==> inputs of v34 <==
==> flow/design.v (excerpt) <==
module ntt_bfu
(
    input                   clk,
    input                   rstn,
    input  [14-1:0] in1,
    input  [14-1:0] in2,
    input  [14-1:0] gamma,
    input                   op,
    output [14-1:0] out1,
    output [14-1:0] out2
);
Settings: LEC_CHECK=0, CAP_MARGIN=40, CELL_PAD_IN_SITES_DETAIL_PLACEMENT=0, CORE_MARGIN=2, CORE_UTILIZATION=57, CTS_CLUSTER_DIAMETER=48, CTS_CLUSTER_SIZE=56, GPL_TIMING_DRIVEN=1, HOLD_SLACK_MARGIN=-0.05, MAX_ROUTING_LAYER=met4, PLACE_DENSITY_LB_ADDON=0.1, SETUP_SLACK_MARGIN=0.78, SLEW_MARGIN=20, TNS_END_PERCENT=40; clock period 3.5 ns.
run.sh (not shown) runs the stock make flow with config.mk's settings and CLKGATE_MAP_FILE=.
==> v7 (differences from v34) <==
Settings changed: CORE_UTILIZATION 57 to 61, SETUP_SLACK_MARGIN 0.78 to -0.21.
==> flow/constraint.sdc (replaced) <==
create_clock -name core_clock -period 2.38 [get_ports {clk}]
set_input_delay 0.4760 -clock core_clock [delete_from_list [all_inputs] [get_ports {clk}]]
set_output_delay 0.4760 -clock core_clock [all_outputs]
set_load 0.01 [all_outputs]
==> v17 (differences from v34) <==
Settings changed: ABC_AREA from default to 0, CAP_MARGIN 40 to 5, CORE_UTILIZATION 57 to 72, CTS_CLUSTER_DIAMETER 48 to 167, CTS_CLUSTER_SIZE 56 to default, PLACE_DENSITY from default to 0.67, PLACE_DENSITY_LB_ADDON 0.1 to default, SETUP_SLACK_MARGIN 0.78 to 1.42, TNS_END_PERCENT 40 to 75.
==> flow/constraint.sdc (replaced) <==
create_clock -name core_clock -period 4.99 [get_ports {clk}]
set_input_delay 0.9980 -clock core_clock [delete_from_list [all_inputs] [get_ports {clk}]]
set_output_delay 0.9980 -clock core_clock [all_outputs]
set_load 0.01 [all_outputs]
==> comparison <==
- In synthesized cell count, v7 and v34 do not differ.
- Of v34 and v7, v34 has the higher worst setup slack (gap 2.0 ns).
- v7 completed and failed the layout checks on setup timing. v34 finished but fails on setup timing. v17 ended with an error in global routing (5_1_grt).
- Count of clock-buffer cells in the layout: v34 is lower than v7 (5).
- In v34 the sequential share of layout area is higher than in v7, by 0.44 points.
- Between v7 and v34, the lower via count is in v34 (gap about 14%, measured against v34).
- In v34 the first-iteration DRC count is lower than in v7, by about 60%.
- Against v34, the hold slack of v7 is higher by 0.23 ns.

========
==> 05-18 <==
==> flow/design.v <==
module	DFF(
	clk,
	rstn,
	D,
	Q
);
parameter	datawidth=14;
input	wire	clk;
input	wire	rstn;
input	wire[datawidth-1:0]	D;
output	reg[datawidth-1:0]	Q;
always@(posedge clk or negedge rstn)
begin
	if(~rstn)	Q<='d0;
	else	Q<=D;
end
endmodule
module posedge_detection (
   input  clk,
   input  rstn,
   input  in,
   output out
);
reg r_data_in0;
reg r_data_in1;
assign out = ~r_data_in0 & r_data_in1;
always@(posedge clk or negedge rstn)
begin
	if (!rstn)
	begin
		r_data_in0 <= 0;
		r_data_in1 <= 0;
	end
	else
	begin
		r_data_in0 <= r_data_in1;
		r_data_in1 <= in;
	end
end
endmodule
module shift_9 #(parameter data_width = 14)(
    input [data_width-1:0] din,
	input rstn,clk,
	output wire [data_width-1:0] dout
	);
	reg [data_width-1:0] t0,t1,t2,t3,t4,t5,t6;
	reg [data_width-1:0] t7,t8;
	always@(posedge clk or negedge rstn)
	begin
	  if(~rstn) begin
	    t0 <= 0; t1 <= 0; t2 <= 0; t3 <= 0; t4 <= 0;
	    t5 <= 0; t6 <= 0; t7 <= 0; t8 <= 0;end
	  else begin
	    t0 <= din;
	    t1 <= t0; t2 <= t1; t3 <= t2; t4 <= t3;
	    t5 <= t4; t6 <= t5; t7 <= t6; t8 <= t7;
	  end
	end
	assign dout = t8;
endmodule
module mod_add(
	in1,
	in2,
	_p,
	out
);
input	wire	[14-1:0]	in1;
input	wire	[14-1:0]	in2;
input	wire	[14-1:0]	_p;
output	wire	[14-1:0]	out;
wire	[14:0]	s1;
assign 	s1={1'b0,in1}+{1'b0,in2};
wire	[14:0]	s2;
assign	s2=s1+{1'b0,_p};
assign	out=s2[14]?s2[0+:14]:s1[0+:14];
endmodule
module mod_sub(
	in1,
	in2,
	p,
	out
);
input	wire	[14-1:0]	in1;
input	wire	[14-1:0]	in2;
input	wire	[14-1:0]	p;
output	wire	[14-1:0]	out;
wire	[14:0]	s1;
assign	s1={1'b0,in1}-{1'b0,in2};
wire	[14:0]	s2;
assign	s2={1'b0,p}+s1;
assign	out=s1[14]?s2[0+:14]:s1[0+:14];
endmodule
module old_km(
	input	clk,
	input	rstn,
	input	[14-1:0]in1,
	input	[14-1:0]in2,
	output	[14-1:0]out_L,
	output	[14-1:0]out_H
);
wire	[14/2-1:0]	in1_H;
wire	[14/2-1:0]	in1_L;
assign	in1_H = in1[14/2+:14/2];
assign	in1_L = in1[0+:14/2];
wire	[14/2-1:0]	in2_H;
wire	[14/2-1:0]	in2_L;
assign	in2_H = in2[14/2+:14/2];
assign	in2_L = in2[0+:14/2];
wire	[14-1:0]	p0_D;	 
wire	[14-1:0]	p1_D;	 
wire	[14-1:0]	p0_Q;	 
wire	[14-1:0]	p1_Q;	 
assign	p0_D=in1_L*in2_L;
assign	p1_D=in1_H*in2_H;
DFF #(.datawidth(14)) dff_p0(.clk(clk), .rstn(rstn), .D(p0_D), .Q(p0_Q));
DFF #(.datawidth(14)) dff_p1(.clk(clk), .rstn(rstn), .D(p1_D), .Q(p1_Q));
wire	[2*14-1:0]	p01_D;	 
wire	[2*14-1:0]	p01_Q;	 
assign	p01_D=(in1_L+in1_H)*(in2_L+in2_H);
DFF #(.datawidth(2*14)) dff_p01(.clk(clk), .rstn(rstn), .D(p01_D), .Q(p01_Q));
wire	[2*14-1:0]	s1_D;	 
wire	[2*14-1:0]	s2_D;	 
wire	[2*14-1:0]	s1_Q;	 
wire	[2*14-1:0]	s2_Q;	 
wire	[2*14-1:0]	out;
assign	s1_D={p1_Q,p0_Q};
assign	s2_D=(p01_Q+(~p1_Q+1'b1)+(~p0_Q+1'b1))<<(14/2);
DFF #(.datawidth(2*14)) dff_s1(.clk(clk), .rstn(rstn), .D(s1_D), .Q(s1_Q));
DFF #(.datawidth(2*14)) dff_s2(.clk(clk), .rstn(rstn), .D(s2_D), .Q(s2_Q));
assign	out=s1_Q+s2_Q;
assign	out_L=out[0+:14];
assign	out_H=out[14+:14];
endmodule
module km_mm(
	input	clk,
	input	rstn,
	input	[14-1:0]in1,
	input	[14-1:0]in2,
	input	[14-1:0]mu,
	input	[14-1:0]p,
	input	[14-1:0]_p,
	output	[14-1:0]out
);
wire	[14-1:0]	mu_Q;
wire	[14-1:0]	mu_QQ;
DFF #(.datawidth(14)) dff_mu1(.clk(clk), .rstn(rstn), .D(mu), .Q(mu_Q));
DFF #(.datawidth(14)) dff_mu2(.clk(clk), .rstn(rstn), .D(mu_Q), .Q(mu_QQ));
wire	[14-1:0]	p_Q;
wire	[14-1:0]	p_QQ;
wire	[14-1:0]	p_QQQ;
wire	[14-1:0]	p_QQQQ;
DFF #(.datawidth(14)) dff_p1(.clk(clk), .rstn(rstn), .D(p), .Q(p_Q));
DFF #(.datawidth(14)) dff_p2(.clk(clk), .rstn(rstn), .D(p_Q), .Q(p_QQ));
DFF #(.datawidth(14)) dff_p3(.clk(clk), .rstn(rstn), .D(p_QQ), .Q(p_QQQ));
DFF #(.datawidth(14)) dff_p4(.clk(clk), .rstn(rstn), .D(p_QQQ), .Q(p_QQQQ));
wire	[14-1:0]	_p_Q;
wire	[14-1:0]	_p_QQ;
wire	[14-1:0]	_p_QQQ;
wire	[14-1:0]	_p_QQQQ;
wire	[14-1:0]	_p_QQQQQ;
wire	[14-1:0]	_p_QQQQQQ;
DFF #(.datawidth(14)) dff__p1(.clk(clk), .rstn(rstn), .D(_p), .Q(_p_Q));
DFF #(.datawidth(14)) dff__p2(.clk(clk), .rstn(rstn), .D(_p_Q), .Q(_p_QQ));
DFF #(.datawidth(14)) dff__p3(.clk(clk), .rstn(rstn), .D(_p_QQ), .Q(_p_QQQ));
DFF #(.datawidth(14)) dff__p4(.clk(clk), .rstn(rstn), .D(_p_QQQ), .Q(_p_QQQQ));
DFF #(.datawidth(14)) dff__p5(.clk(clk), .rstn(rstn), .D(_p_QQQQ), .Q(_p_QQQQQ));
DFF #(.datawidth(14)) dff__p6(.clk(clk), .rstn(rstn), .D(_p_QQQQQ), .Q(_p_QQQQQQ));
wire	[14-1:0]	T_L;
wire	[14-1:0]	T_H_D;
wire	[14-1:0]	T_H_Q;
wire	[14-1:0]	T_H_QQ;
wire	[14-1:0]	T_H_QQQ;
wire	[14-1:0]	T_H_QQQQ;
DFF #(.datawidth(14)) dff_T_H1(.clk(clk), .rstn(rstn), .D(T_H_D), .Q(T_H_Q));
DFF #(.datawidth(14)) dff_T_H2(.clk(clk), .rstn(rstn), .D(T_H_Q), .Q(T_H_QQ));
DFF #(.datawidth(14)) dff_T_H3(.clk(clk), .rstn(rstn), .D(T_H_QQ), .Q(T_H_QQQ));
DFF #(.datawidth(14)) dff_T_H4(.clk(clk), .rstn(rstn), .D(T_H_QQQ), .Q(T_H_QQQQ));
wire	[14-1:0]	c;
wire	[14-1:0]	tmp;
wire	carry_D;
wire	carry_Q;
wire	carry_QQ;
wire	carry_QQQ;
wire	carry_QQQQ;
assign	carry_D=(|T_L);
DFF #(.datawidth(14)) dff_carry1(.clk(clk), .rstn(rstn), .D(carry_D), .Q(carry_Q));
DFF #(.datawidth(14)) dff_carry2(.clk(clk), .rstn(rstn), .D(carry_Q), .Q(carry_QQ));
DFF #(.datawidth(14)) dff_carry3(.clk(clk), .rstn(rstn), .D(carry_QQ), .Q(carry_QQQ));DFF #(.datawidth(14)) dff_carry4(.clk(clk), .rstn(rstn), .D(carry_QQQ), .Q(carry_QQQQ));
old_km old_km1(
	.clk(clk),
	.rstn(rstn),
	.in1(in1),
	.in2(in2),
	.out_L(T_L),
	.out_H(T_H_D)
);
old_km old_km2(
	.clk(clk),
	.rstn(rstn),
	.in1(T_L),
	.in2(mu_QQ),
	.out_L(c),
	.out_H()
);
old_km old_km3(
	.clk(clk),
	.rstn(rstn),
	.in1(c),
	.in2(p_QQQQ),
	.out_L(),
	.out_H(tmp)
);
mod_add ma(
	.in1(T_H_QQQQ+carry_QQQQ),
	.in2(tmp),
	._p(_p_QQQQQQ),
	.out(out)
);
endmodule
module bfu_v1(	
    input	clk,
	input	rstn,
	input	[14-1:0]in1,
	input	[14-1:0]in2,
	input	[14-1:0]gamma,	 
	input	op,
	input	[14-1:0]p,
	input	[14-1:0]_p,
	input	[14-1:0]mu,		 
	output	[14-1:0]out1,
	output	[14-1:0]out2
);
wire    [14-1:0]mux_mm1_in1_D;
wire    [14-1:0]mux_mm1_in1_Q;
wire    [14-1:0]mm1_out_D;
wire    [14-1:0]mm1_out_Q;
wire    [14-1:0]ms1_out;
assign  mux_mm1_in1_D = op?ms1_out:in2;
DFF #(.datawidth(14)) dff_muxmm1in1_1(.clk(clk), .rstn(rstn), .D(mux_mm1_in1_D), .Q(mux_mm1_in1_Q));
wire    [14-1:0]gamma_Q;
DFF #(.datawidth(14)) dff_gamma_1(.clk(clk), .rstn(rstn), .D(gamma), .Q(gamma_Q));
km_mm	mm1(.clk(clk), .rstn(rstn), .in1(mux_mm1_in1_Q), .in2(gamma_Q), .mu(mu), .p(p), ._p(_p), .out(mm1_out_D));
DFF #(.datawidth(14)) dff_mm1out_1(.clk(clk), .rstn(rstn), .D(mm1_out_D), .Q(mm1_out_Q));
wire    [14-1:0]in1_Q;
wire    [14-1:0]in1_QQ;
wire    [14-1:0]in1_QQQ;
wire    [14-1:0]in1_QQQQ;
wire    [14-1:0]in1_QQQQQ;
wire    [14-1:0]in1_QQQQQQ;
wire    [14-1:0]in1_QQQQQQQ;
wire    [14-1:0]in1_QQQQQQQQ;
DFF #(.datawidth(14)) dff_in1_1(.clk(clk), .rstn(rstn), .D(in1),            .Q(in1_Q));
DFF #(.datawidth(14)) dff_in1_2(.clk(clk), .rstn(rstn), .D(in1_Q),          .Q(in1_QQ));
DFF #(.datawidth(14)) dff_in1_3(.clk(clk), .rstn(rstn), .D(in1_QQ),         .Q(in1_QQQ));
DFF #(.datawidth(14)) dff_in1_4(.clk(clk), .rstn(rstn), .D(in1_QQQ),        .Q(in1_QQQQ));
DFF #(.datawidth(14)) dff_in1_5(.clk(clk), .rstn(rstn), .D(in1_QQQQ),       .Q(in1_QQQQQ));
DFF #(.datawidth(14)) dff_in1_6(.clk(clk), .rstn(rstn), .D(in1_QQQQQ),      .Q(in1_QQQQQQ));
DFF #(.datawidth(14)) dff_in1_7(.clk(clk), .rstn(rstn), .D(in1_QQQQQQ),     .Q(in1_QQQQQQQ));
DFF #(.datawidth(14)) dff_in1_8(.clk(clk), .rstn(rstn), .D(in1_QQQQQQQ),    .Q(in1_QQQQQQQQ));
wire    [14-1:0]in2_Q;
wire    [14-1:0]in2_QQ;
wire    [14-1:0]in2_QQQ;
wire    [14-1:0]in2_QQQQ;
wire    [14-1:0]in2_QQQQQ;
wire    [14-1:0]in2_QQQQQQ;
wire    [14-1:0]in2_QQQQQQQ;
wire    [14-1:0]in2_QQQQQQQQ;
DFF #(.datawidth(14)) dff_in2_1(.clk(clk), .rstn(rstn), .D(in2),            .Q(in2_Q));
DFF #(.datawidth(14)) dff_in2_2(.clk(clk), .rstn(rstn), .D(in2_Q),          .Q(in2_QQ));
DFF #(.datawidth(14)) dff_in2_3(.clk(clk), .rstn(rstn), .D(in2_QQ),         .Q(in2_QQQ));
DFF #(.datawidth(14)) dff_in2_4(.clk(clk), .rstn(rstn), .D(in2_QQQ),        .Q(in2_QQQQ));
DFF #(.datawidth(14)) dff_in2_5(.clk(clk), .rstn(rstn), .D(in2_QQQQ),       .Q(in2_QQQQQ));
DFF #(.datawidth(14)) dff_in2_6(.clk(clk), .rstn(rstn), .D(in2_QQQQQ),      .Q(in2_QQQQQQ));
DFF #(.datawidth(14)) dff_in2_7(.clk(clk), .rstn(rstn), .D(in2_QQQQQQ),     .Q(in2_QQQQQQQ));
DFF #(.datawidth(14)) dff_in2_8(.clk(clk), .rstn(rstn), .D(in2_QQQQQQQ),    .Q(in2_QQQQQQQQ));
wire    [14-1:0]mux_ma1_in2;
wire    [14-1:0]ma1_out;
assign  mux_ma1_in2 = op?in2_QQQQQQQQ:mm1_out_Q;
mod_add ma1(.in1(in1_QQQQQQQQ), .in2(mux_ma1_in2), ._p(_p), .out(ma1_out));
wire    [14-1:0]mux_ms1_in1;
wire    [14-1:0]mux_ms1_in2;
assign  mux_ms1_in1 = op?in2:in1_QQQQQQQQ;
assign  mux_ms1_in2 = op?in1:mm1_out_Q;
mod_sub ms1(.in1(mux_ms1_in1), .in2(mux_ms1_in2), .p(p), .out(ms1_out));
assign  out1 = ma1_out;
assign  out2 = op?mm1_out_Q:ms1_out;
endmodule
module ntt_bfu
(
    input                   clk,
    input                   rstn,
    input  [14-1:0] in1,
    input  [14-1:0] in2,
    input  [14-1:0] gamma,
    input                   op,
    output [14-1:0] out1,
    output [14-1:0] out2
);
bfu_v1 bfu1(.clk(clk), .rstn(rstn), .in1(in1), .in2(in2),
            .gamma(gamma), .op(op), .p('d12289), ._p('d1073729535), .mu('d922759167),
            .out1(out1), .out2(out2));
endmodule
==> flow/run.sh <==
#!/bin/bash
# the make line also repeats each setting of config.mk as NAME=value (left out here)
make -C /OpenROAD-flow-scripts/flow DESIGN_CONFIG=/design/flow/config.mk WORK_HOME=/design/flow/orfs CLKGATE_MAP_FILE= finish
==> flow/config.mk <==
export PLATFORM = sky130hd
export DESIGN_NAME = ntt_bfu
export DESIGN_NICKNAME = ntt_bfu
export VERILOG_FILES = /design/flow/design.v
export SDC_FILE = /design/flow/constraint.sdc
export NUM_CORES = 4
export LEC_CHECK = 0
export CAP_MARGIN = 10
export CORE_ASPECT_RATIO = 0.56
export CORE_MARGIN = 2
export CORE_UTILIZATION = 40
export CTS_CLUSTER_SIZE = 38
export GPL_ROUTABILITY_DRIVEN = 0
export GPL_TIMING_DRIVEN = 0
export SLEW_MARGIN = 20
export TNS_END_PERCENT = 15
==> flow/constraint.sdc <==
create_clock -name core_clock -period 6.5 [get_ports {clk}]
set_input_delay 1.3000 -clock core_clock [delete_from_list [all_inputs] [get_ports {clk}]]
set_output_delay 1.3000 -clock core_clock [all_outputs]
set_load 0.01 [all_outputs]
==> 03-26: changes against 05-18 <==
Settings changed: ABC_AREA set to 1, CAP_MARGIN 10 to 20, CORE_ASPECT_RATIO 0.56 to unset, CORE_UTILIZATION 40 to 72, CTS_CLUSTER_SIZE 38 to unset, GPL_ROUTABILITY_DRIVEN 0 to unset, GPL_TIMING_DRIVEN 0 to unset, PLACE_DENSITY set to 0.6, TNS_END_PERCENT 15 to unset.
==> flow/constraint.sdc (replaced) <==
create_clock -name core_clock -period 4.26 [get_ports {clk}]
set_input_delay 0.8520 -clock core_clock [delete_from_list [all_inputs] [get_ports {clk}]]
set_output_delay 0.8520 -clock core_clock [all_outputs]
set_load 0.01 [all_outputs]
==> 11-12: changes against 05-18 <==
Settings changed: CAP_MARGIN 10 to 20, CORE_ASPECT_RATIO 0.56 to unset, CORE_UTILIZATION 40 to 72, CTS_CLUSTER_SIZE 38 to 35, GPL_ROUTABILITY_DRIVEN 0 to unset, GPL_TIMING_DRIVEN 0 to unset, HOLD_SLACK_MARGIN set to -0.09, PLACE_DENSITY set to 0.6, SETUP_SLACK_MARGIN set to 0.85, TNS_END_PERCENT 15 to unset.
==> flow/constraint.sdc (replaced) <==
create_clock -name core_clock -period 5.89 [get_ports {clk}]
set_input_delay 1.1780 -clock core_clock [delete_from_list [all_inputs] [get_ports {clk}]]
set_output_delay 1.1780 -clock core_clock [all_outputs]
set_load 0.01 [all_outputs]
==> results <==
| metric | 03-26 | 11-12 | 05-18 |
|---|---|---|---|
| Status | aborted with a tool error | finished with violations | finished with violations |
| Failing step | 5_1_grt | - | - |
| Reasons for failing layout checks | - | setup timing | setup timing |
| Layout buffering overhead excluding clock cells | - | 7.530% | 3.475% |
| Hold Path Stages | - | 0 | 0 |
| Utilization after layout | - | 88.49% | 46.44% |
| Clock tree buffer count of the final layout | - | 72 | 59 |
| Most used standard cell by instance count after synthesis | sky130_fd_sc_hd__nand2_1 | sky130_fd_sc_hd__dfrtp_1 | sky130_fd_sc_hd__dfrtp_1 |
| Synthesized chip area reported by yosys | 31390 µm² | 30340 µm² | 30340 µm² |
| Amount of wire on met2 after detailed routing | - | 40.57 mm | 25.52 mm |
| Final Skew | - | 18.13 ps | 22.33 ps |
| Final Net Count | - | 3601 | 3404 |
| Nets in the synthesized netlist | 3852 | 3255 | 3255 |
| DRC Markers | - | 0 | 0 |
| Area used by sequential logic in the layout | - | 13220 µm² | 13220 µm² |
| Setup slack, reg-to-reg | - | 80 ps | 150 ps |
| Max Transition Viols Final | - | 0 | 0 |
| Cells after synthesis | 3278 | 2681 | 2681 |
| Core utilization before placement | 72.86% | 72.67% | 40.47% |
